==> zinc: inputs <==
==> flow/design.v (excerpt) <==
module brain_m(clk, rst, distance, mode, start, E, color, OE, shape);
export LEC_CHECK = 0
export CAP_MARGIN = 15
export CORE_MARGIN = 2
export CORE_UTILIZATION = 72
export CTS_CLUSTER_DIAMETER = 363
export CTS_CLUSTER_SIZE = 25
export HOLD_SLACK_MARGIN = 0.29
export PLACE_DENSITY_LB_ADDON = 0.0
export SETUP_SLACK_MARGIN = 0.45
export SLEW_MARGIN = 5
export TNS_END_PERCENT = 10
create_clock -name core_clock -period 3.67 [get_ports {clk}]
run.sh (not shown) runs the stock make flow with config.mk's settings and CLKGATE_MAP_FILE=.
==> violet: changes against zinc <==
Settings changed: CAP_MARGIN 15 to 10, CTS_CLUSTER_DIAMETER 363 to unset, CTS_CLUSTER_SIZE 25 to 15, PLACE_DENSITY_LB_ADDON 0.0 to unset, SETUP_SLACK_MARGIN 0.45 to 0.47, SLEW_MARGIN 5 to 20, TNS_END_PERCENT 10 to unset.
==> flow/constraint.sdc (replaced) <==
create_clock -name core_clock -period 3.28 [get_ports {clk}]
set_input_delay 0.6560 -clock core_clock [delete_from_list [all_inputs] [get_ports {clk}]]
set_output_delay 0.6560 -clock core_clock [all_outputs]
set_load 0.01 [all_outputs]
==> run notes <==
flow finished, numbers: outcome failed layout checks, Signal buf overhead 0.0343, total CTS buffers 114, Final WS setup -0.234 ns, Reg area 56200 um2, Failed Checks negative setup slack, final setup fails 10, clock network area share 0.0269, WHS Path Cells 1
[end of results for zinc]
==> run notes <==
flow finished, numbers: outcome failed layout checks, Failed Checks negative setup slack, CTS tree done, FF-to-FF setup slack -1.23 ns, total CTS buffers 275, Biggest Area Class registers, and+or+nand+nor area frac 0.169, Crit Path Class register to register, Final WS setup -1.23 ns, initial antenna violation count 25, Signal buf overhead 0.0493, Die Y 388 um, CTS max path bufs 4, clock network area share 0.0720, # clk buffers 392, WHS Path Cells 4, final setup fails 226
[end of results for violet]


==> run D: inputs <==
Starting RTL as in the previous note.
## brain_m
module brain_m(clk, rst, distance, mode, start, E, color, OE, shape);
	input clk, rst, mode, start, E;
	input [6:0] distance;
	output color, OE;
	output [4:0] shape;
	wire [99:0] W1;
	wire W2, W3, W8, W13, W14, 
		  W15, W16, W17, W18, W19, 
		  W20, W21, W22, W23, W24, 
		  W25, W26, W27, W28, W29, 
		  W30, W31;
	wire [6:0] W4, W5;
	wire [11:0] W6, W51, W52, W53, 
					W54, W55, W56, W57, 
					W58, W59, W60, W61, 
					W62, W63, W64, W65, 
					W66, W67, W68, W69, 
					W11, W12;
	wire [4:0] W7, W32, W33, W34, W35, 
				  W36, W37, W38, W39, W40, 
				  W41, W42, W43, W44, W45, 
				  W46, W47, W48, W49, W50, 
				  W9, W10;
	sensory_neuron s1(clk, rst, distance, 7'b0000010, start, W1[0]);
	sensory_neuron s2(clk, rst, distance, 7'b0000011, start, W1[1]);
	sensory_neuron s3(clk, rst, distance, 7'b0000100, start, W1[2]);
	sensory_neuron s4(clk, rst, distance, 7'b0000101, start, W1[3]);
	sensory_neuron s5(clk, rst, distance, 7'b0000110, start, W1[4]);
	sensory_neuron s6(clk, rst, distance, 7'b0000111, start, W1[5]);
	sensory_neuron s7(clk, rst, distance, 7'b0001000, start, W1[6]);
	sensory_neuron s8(clk, rst, distance, 7'b0001001, start, W1[7]);
	sensory_neuron s9(clk, rst, distance, 7'b0001010, start, W1[8]);
	sensory_neuron s10(clk, rst, distance, 7'b0001011, start, W1[9]);
	sensory_neuron s11(clk, rst, distance, 7'b0001100, start, W1[10]);
	sensory_neuron s12(clk, rst, distance, 7'b0001101, start, W1[11]);
	sensory_neuron s13(clk, rst, distance, 7'b0001110, start, W1[12]);
	sensory_neuron s14(clk, rst, distance, 7'b0001111, start, W1[13]);
	sensory_neuron s15(clk, rst, distance, 7'b0010000, start, W1[14]);
	sensory_neuron s16(clk, rst, distance, 7'b0010001, start, W1[15]);
	sensory_neuron s17(clk, rst, distance, 7'b0010010, start, W1[16]);
	sensory_neuron s18(clk, rst, distance, 7'b0010011, start, W1[17]);
	sensory_neuron s19(clk, rst, distance, 7'b0010100, start, W1[18]);
	sensory_neuron s20(clk, rst, distance, 7'b0010101, start, W1[19]);
	sensory_neuron s21(clk, rst, distance, 7'b0010110, start, W1[20]);
	sensory_neuron s22(clk, rst, distance, 7'b0010111, start, W1[21]);
	sensory_neuron s23(clk, rst, distance, 7'b0011000, start, W1[22]);
	sensory_neuron s24(clk, rst, distance, 7'b0011001, start, W1[23]);
  ...
Settings: LEC_CHECK=0, CAP_MARGIN=10, CORE_MARGIN=2, CORE_UTILIZATION=72, CTS_CLUSTER_SIZE=15, HOLD_SLACK_MARGIN=-0.1, SETUP_SLACK_MARGIN=0.47, SLEW_MARGIN=20; clock period 3.28 ns.
==> inputs of run G, as changes to run D <==
- CAP_MARGIN: 10 -> 20
- CELL_PAD_IN_SITES_GLOBAL_PLACEMENT: default -> 0
- CTS_CLUSTER_DIAMETER: default -> 390
- CTS_CLUSTER_SIZE: 15 -> default
- HOLD_SLACK_MARGIN: -0.1 -> default
- PLACE_DENSITY_LB_ADDON: default -> 0.0
- SETUP_SLACK_MARGIN: 0.47 -> 1.07
- SLEW_MARGIN: 20 -> 5
- TNS_END_PERCENT: default -> 5
==> flow/constraint.sdc (replaced) <==
create_clock -name core_clock -period 3.71 [get_ports {clk}]
set_input_delay 0.7420 -clock core_clock [delete_from_list [all_inputs] [get_ports {clk}]]
set_output_delay 0.7420 -clock core_clock [all_outputs]
set_load 0.01 [all_outputs]
==> out/results.tsv <==
stage	metric	value	unit
final_timing	setup_viol	243	
clocking	clock_path_buffers	4	
power_and_ir_drop	ir_drop	0.0007001	V
final_timing	fin_crit_sh	127.9	%
power_and_ir_drop	total_power	70660	µW
final_timing	finalSetupTns	-23.68	ns
outcome	so_faults	negative setup slack	
outcome	status	finished with violations	
final_timing	fin_ws	-0.9142	ns
place	dp.final_hpwl	182800	µm
cells_and_area	fillers	7748	
final_timing	worstMarginPinSlew	0.9964	ns
critical_path	crit_chain	buf_12 > buf_6 > buf_6 > mux4_2 > mux4_2 > mux2_4 > ha_4 > inv_2 > fa_2 > nand2_1 > nand2_1 > a21o_1 > a21oi_2 > nor2_2 > nor2_1 > xnor2_1 > a22oi_1 > nor2_1	
# the run above: run D

==> out/results.tsv <==
stage	metric	value	unit
outcome	status	finished with violations	
outcome	so_faults	negative setup slack	
critical_path	crit_chain	buf_8 > buf_12 > buf_4 > mux4_2 > mux4_2 > mux2i_1 > o221ai_2 > buf_2	
cells_and_area	fillers	8325	
final_timing	fin_ws	-0.7133	ns
final_timing	setup_viol	10	
power_and_ir_drop	ir_drop	0.0005447	V
power_and_ir_drop	total_power	59840	µW
final_timing	finalSetupTns	-3.182	ns
clocking	clock_path_buffers	3	
# the run above: run G



==> build 29: inputs <==
brain_m again, from the RTL that the note above started with.
Settings: LEC_CHECK=0, CAP_MARGIN=15, CORE_MARGIN=2, CORE_UTILIZATION=72, CTS_CLUSTER_DIAMETER=363, CTS_CLUSTER_SIZE=25, HOLD_SLACK_MARGIN=0.29, PLACE_DENSITY_LB_ADDON=0.0, SETUP_SLACK_MARGIN=-0.2, SLEW_MARGIN=20, TNS_END_PERCENT=10; clock period 3.67 ns.
==> build 61: changes against build 29 <==
- CAP_MARGIN: 15 -> 20
- CTS_CLUSTER_DIAMETER: 363 -> not set
- CTS_CLUSTER_SIZE: 25 -> not set
- HOLD_SLACK_MARGIN: 0.29 -> not set
- PLACE_DENSITY_LB_ADDON: 0.0 -> not set
- SETUP_SLACK_MARGIN: -0.2 -> -0.24
- TNS_END_PERCENT: 10 -> not set
==> flow/constraint.sdc (replaced) <==
create_clock -name core_clock -period 3.7 [get_ports {clk}]
set_input_delay 0.7400 -clock core_clock [delete_from_list [all_inputs] [get_ports {clk}]]
set_output_delay 0.7400 -clock core_clock [all_outputs]
set_load 0.01 [all_outputs]
==> build 48: changes against build 29 <==
- ABC_AREA: not set -> 1
- CAP_MARGIN: 15 -> 25
- CORE_UTILIZATION: 72 -> 15
- CTS_CLUSTER_DIAMETER: 363 -> 108
- CTS_CLUSTER_SIZE: 25 -> not set
- HOLD_SLACK_MARGIN: 0.29 -> 0.19
- MIN_ROUTING_LAYER: not set -> met1
- PLACE_DENSITY_LB_ADDON: 0.0 -> not set
- SETUP_SLACK_MARGIN: -0.2 -> not set
- TNS_END_PERCENT: 10 -> 95
==> flow/constraint.sdc (replaced) <==
create_clock -name core_clock -period 11.3 [get_ports {clk}]
set_input_delay 2.2600 -clock core_clock [delete_from_list [all_inputs] [get_ports {clk}]]
set_output_delay 2.2600 -clock core_clock [all_outputs]
set_load 0.01 [all_outputs]
==> flow_summary.json <==
{
  "run_status": "finished with violations",
  "so.violations": "negative setup slack",
  "met2_wirelength_um": 136000,
  "hp-class": "in -> reg",
  "crit_path_max_incr_delay_ps": 540,
  "fin_nets": 11100,
  "setup_ws_ps": -403,
  "final-setup-viol-count": 11,
  "postCtsSetupRepairBufs": 21,
  "p_leak_nw": 43.3,
  "grtUsageMet3_pct": 7.59
}
That was build 61.
==> flow_summary.json <==
{
  "fin_nets": 13100,
  "crit_path_max_incr_delay_ps": 750,
  "run_status": "no timing/DRC/antenna violations",
  "setup_ws_ps": 4170,
  "grtUsageMet3_pct": 1.28,
  "cpMaxStageDelayCell": "buf_4",
  "final-setup-viol-count": 0,
  "postCtsSetupRepairBufs": 0,
  "cp-start-kind": "register",
  "met2_wirelength_um": 131000,
  "hp-class": "reg -> reg",
  "p_leak_nw": 46.2
}
That was build 48.
==> flow_summary.json <==
{
  "run_status": "finished with violations",
  "so.violations": "negative setup slack",
  "setup_ws_ps": -201,
  "postCtsSetupRepairBufs": 10,
  "p_leak_nw": 40.4,
  "grtUsageMet3_pct": 4.81,
  "fin_nets": 10900,
  "final-setup-viol-count": 7
}
That was build 29.


==> inputs of v5 <==
brain_m again, from the RTL that the note above started with.
## brain_m
module brain_m(clk, rst, distance, mode, start, E, color, OE, shape);
	input clk, rst, mode, start, E;
	input [6:0] distance;
	output color, OE;
	output [4:0] shape;
	wire [99:0] W1;
	wire W2, W3, W8, W13, W14, 
		  W15, W16, W17, W18, W19, 
		  W20, W21, W22, W23, W24, 
		  W25, W26, W27, W28, W29, 
		  W30, W31;
	wire [6:0] W4, W5;
	wire [11:0] W6, W51, W52, W53, 
					W54, W55, W56, W57, 
					W58, W59, W60, W61, 
					W62, W63, W64, W65, 
					W66, W67, W68, W69, 
					W11, W12;
	wire [4:0] W7, W32, W33, W34, W35, 
				  W36, W37, W38, W39, W40, 
				  W41, W42, W43, W44, W45, 
				  W46, W47, W48, W49, W50, 
				  W9, W10;
	sensory_neuron s1(clk, rst, distance, 7'b0000010, start, W1[0]);
	sensory_neuron s2(clk, rst, distance, 7'b0000011, start, W1[1]);
	sensory_neuron s3(clk, rst, distance, 7'b0000100, start, W1[2]);
	sensory_neuron s4(clk, rst, distance, 7'b0000101, start, W1[3]);
	sensory_neuron s5(clk, rst, distance, 7'b0000110, start, W1[4]);
	sensory_neuron s6(clk, rst, distance, 7'b0000111, start, W1[5]);
	sensory_neuron s7(clk, rst, distance, 7'b0001000, start, W1[6]);
	sensory_neuron s8(clk, rst, distance, 7'b0001001, start, W1[7]);
	sensory_neuron s9(clk, rst, distance, 7'b0001010, start, W1[8]);
	sensory_neuron s10(clk, rst, distance, 7'b0001011, start, W1[9]);
	sensory_neuron s11(clk, rst, distance, 7'b0001100, start, W1[10]);
	sensory_neuron s12(clk, rst, distance, 7'b0001101, start, W1[11]);
	sensory_neuron s13(clk, rst, distance, 7'b0001110, start, W1[12]);
	sensory_neuron s14(clk, rst, distance, 7'b0001111, start, W1[13]);
	sensory_neuron s15(clk, rst, distance, 7'b0010000, start, W1[14]);
	sensory_neuron s16(clk, rst, distance, 7'b0010001, start, W1[15]);
	sensory_neuron s17(clk, rst, distance, 7'b0010010, start, W1[16]);
	sensory_neuron s18(clk, rst, distance, 7'b0010011, start, W1[17]);
	sensory_neuron s19(clk, rst, distance, 7'b0010100, start, W1[18]);
	sensory_neuron s20(clk, rst, distance, 7'b0010101, start, W1[19]);
	sensory_neuron s21(clk, rst, distance, 7'b0010110, start, W1[20]);
  ...
==> flow/config.mk <==
export PLATFORM = sky130hd
export DESIGN_NAME = brain_m
export DESIGN_NICKNAME = brain_m
export VERILOG_FILES = /design/flow/design.v
export SDC_FILE = /design/flow/constraint.sdc
export NUM_CORES = 4
export LEC_CHECK = 0
export ABC_AREA = 1
export CAP_MARGIN = 20
export CELL_PAD_IN_SITES_DETAIL_PLACEMENT = 2
export CELL_PAD_IN_SITES_GLOBAL_PLACEMENT = 3
export CORE_MARGIN = 3
export CORE_UTILIZATION = 54
export CTS_CLUSTER_DIAMETER = 184
export GPL_ROUTABILITY_DRIVEN = 0
export GPL_TIMING_DRIVEN = 0
export MAX_ROUTING_LAYER = met4
export MIN_ROUTING_LAYER = met2
export SETUP_SLACK_MARGIN = 0.06
export SLEW_MARGIN = 25
export TNS_END_PERCENT = 10
==> flow/constraint.sdc <==
create_clock -name core_clock -period 6.06 [get_ports {clk}]
set_input_delay 1.2120 -clock core_clock [delete_from_list [all_inputs] [get_ports {clk}]]
set_output_delay 1.2120 -clock core_clock [all_outputs]
set_load 0.01 [all_outputs]
==> inputs of v9, as changes to v5 <==
- ABC_AREA: 1 -> not set
- CELL_PAD_IN_SITES_DETAIL_PLACEMENT: 2 -> not set
- CELL_PAD_IN_SITES_GLOBAL_PLACEMENT: 3 -> not set
- CORE_MARGIN: 3 -> 2
- CORE_UTILIZATION: 54 -> 72
- CTS_CLUSTER_DIAMETER: 184 -> not set
- GPL_ROUTABILITY_DRIVEN: 0 -> not set
- GPL_TIMING_DRIVEN: 0 -> not set
- MAX_ROUTING_LAYER: met4 -> not set
- MIN_ROUTING_LAYER: met2 -> not set
- PLACE_DENSITY: not set -> 0.35
- SETUP_SLACK_MARGIN: 0.06 -> 1.07
- SLEW_MARGIN: 25 -> 20
- TNS_END_PERCENT: 10 -> not set
==> flow/constraint.sdc (replaced) <==
create_clock -name core_clock -period 3.7 [get_ports {clk}]
set_input_delay 0.7400 -clock core_clock [delete_from_list [all_inputs] [get_ports {clk}]]
set_output_delay 0.7400 -clock core_clock [all_outputs]
set_load 0.01 [all_outputs]
==> summary of the runs <==
- v5 died in global placement without I/O (3_1_place_gp_skip_io). v9 completed and failed the layout checks on negative setup slack.
- Between v9 and v5, the lower die size is in v9 (gap 26%, measured against v5).
- In v9 the synthesized cell count is lower than in v5, by about 17%.
- Between v5 and v9, the lower area after synthesis is in v9 (gap about 1%, measured against v9).


==> juniper: inputs <==
Starting RTL as in the previous note.
clock: 3.7 ns
lec_check: 0
cap_margin: 20
core_margin: 2
core_utilization: 72
place_density_lb_addon: 0.0
setup_slack_margin: 0.62
slew_margin: 20
==> pepper: changes against juniper <==
==> flow/config.mk (replaced) <==
export PLATFORM = sky130hd
export DESIGN_NAME = brain_m
export DESIGN_NICKNAME = brain_m
export VERILOG_FILES = /design/flow/design.v
export SDC_FILE = /design/flow/constraint.sdc
export NUM_CORES = 4
export LEC_CHECK = 0
export ABC_AREA = 1
export CAP_MARGIN = 20
export CORE_ASPECT_RATIO = 1.27
export CORE_MARGIN = 2
export CORE_UTILIZATION = 31
export CTS_CLUSTER_DIAMETER = 163
export GPL_ROUTABILITY_DRIVEN = 0
export PLACE_DENSITY_LB_ADDON = 0.21
export SETUP_SLACK_MARGIN = 1.57
export SLEW_MARGIN = 20
==> flow/constraint.sdc (replaced) <==
create_clock -name core_clock -period 7.75 [get_ports {clk}]
set_input_delay 1.5500 -clock core_clock [delete_from_list [all_inputs] [get_ports {clk}]]
set_output_delay 1.5500 -clock core_clock [all_outputs]
set_load 0.01 [all_outputs]
==> comparison table <==
Switching power of the nets: pepper 7280 uW; juniper 15000 uW
Critical-path cell with the highest stage delay: pepper dfxtp_4; juniper mux4_2
Clk pin slew, worst setup/hold paths: pepper 0.06 ns; juniper 0.07 ns
Worst clock skew on the final layout: pepper 0.0885 ns; juniper 0.0667 ns
Largest net degree at the start of global routing: pepper 233; juniper 214
Crit path depth: pepper 8; juniper 18
Maximum fanout encountered on the critical timing path: pepper 62; juniper 7
Result of the run: pepper finished clean; juniper failed layout checks
Layout check failures: pepper -; juniper negative setup slack
Number of buffers inserted during clock tree synthesis: pepper 286; juniper 276
First-pass DRT Iterations: pepper 6; juniper 15
R2R cell count: pepper 15; juniper 18
Core Footprint: pepper 0.345 mm^2; juniper 0.146 mm^2
Standby leakage power: pepper 0.0466 uW; juniper 0.0442 uW
Distinct cells, synth: pepper 74; juniper 92
Capturing instance or port of the critical path: pepper shape[1]; juniper iscu.remReg1[6]
WHS Endpoint: pepper s36.state[2]; juniper s40.dReg[4]
Setup-violating endpoint count in the final report: pepper 0; juniper 15
Sequential cell fraction of total power: pepper 48.0%; juniper 49.2%
Switching power share of the total: pepper 24.1%; juniper 24.1%
Number of cells traversed by the worst hold path: pepper 2; juniper 3
Met3 wire len: pepper 13100 um; juniper 39800 um
PwrDens: pepper 250 mW/mm^2; juniper 510 mW/mm^2
Power consumed by sequential cells: pepper 14500 uW; juniper 30700 uW
Combinational Area: pepper 0.0437 mm^2; juniper 0.0486 mm^2
Power is estimated from default activity; no workload was simulated.
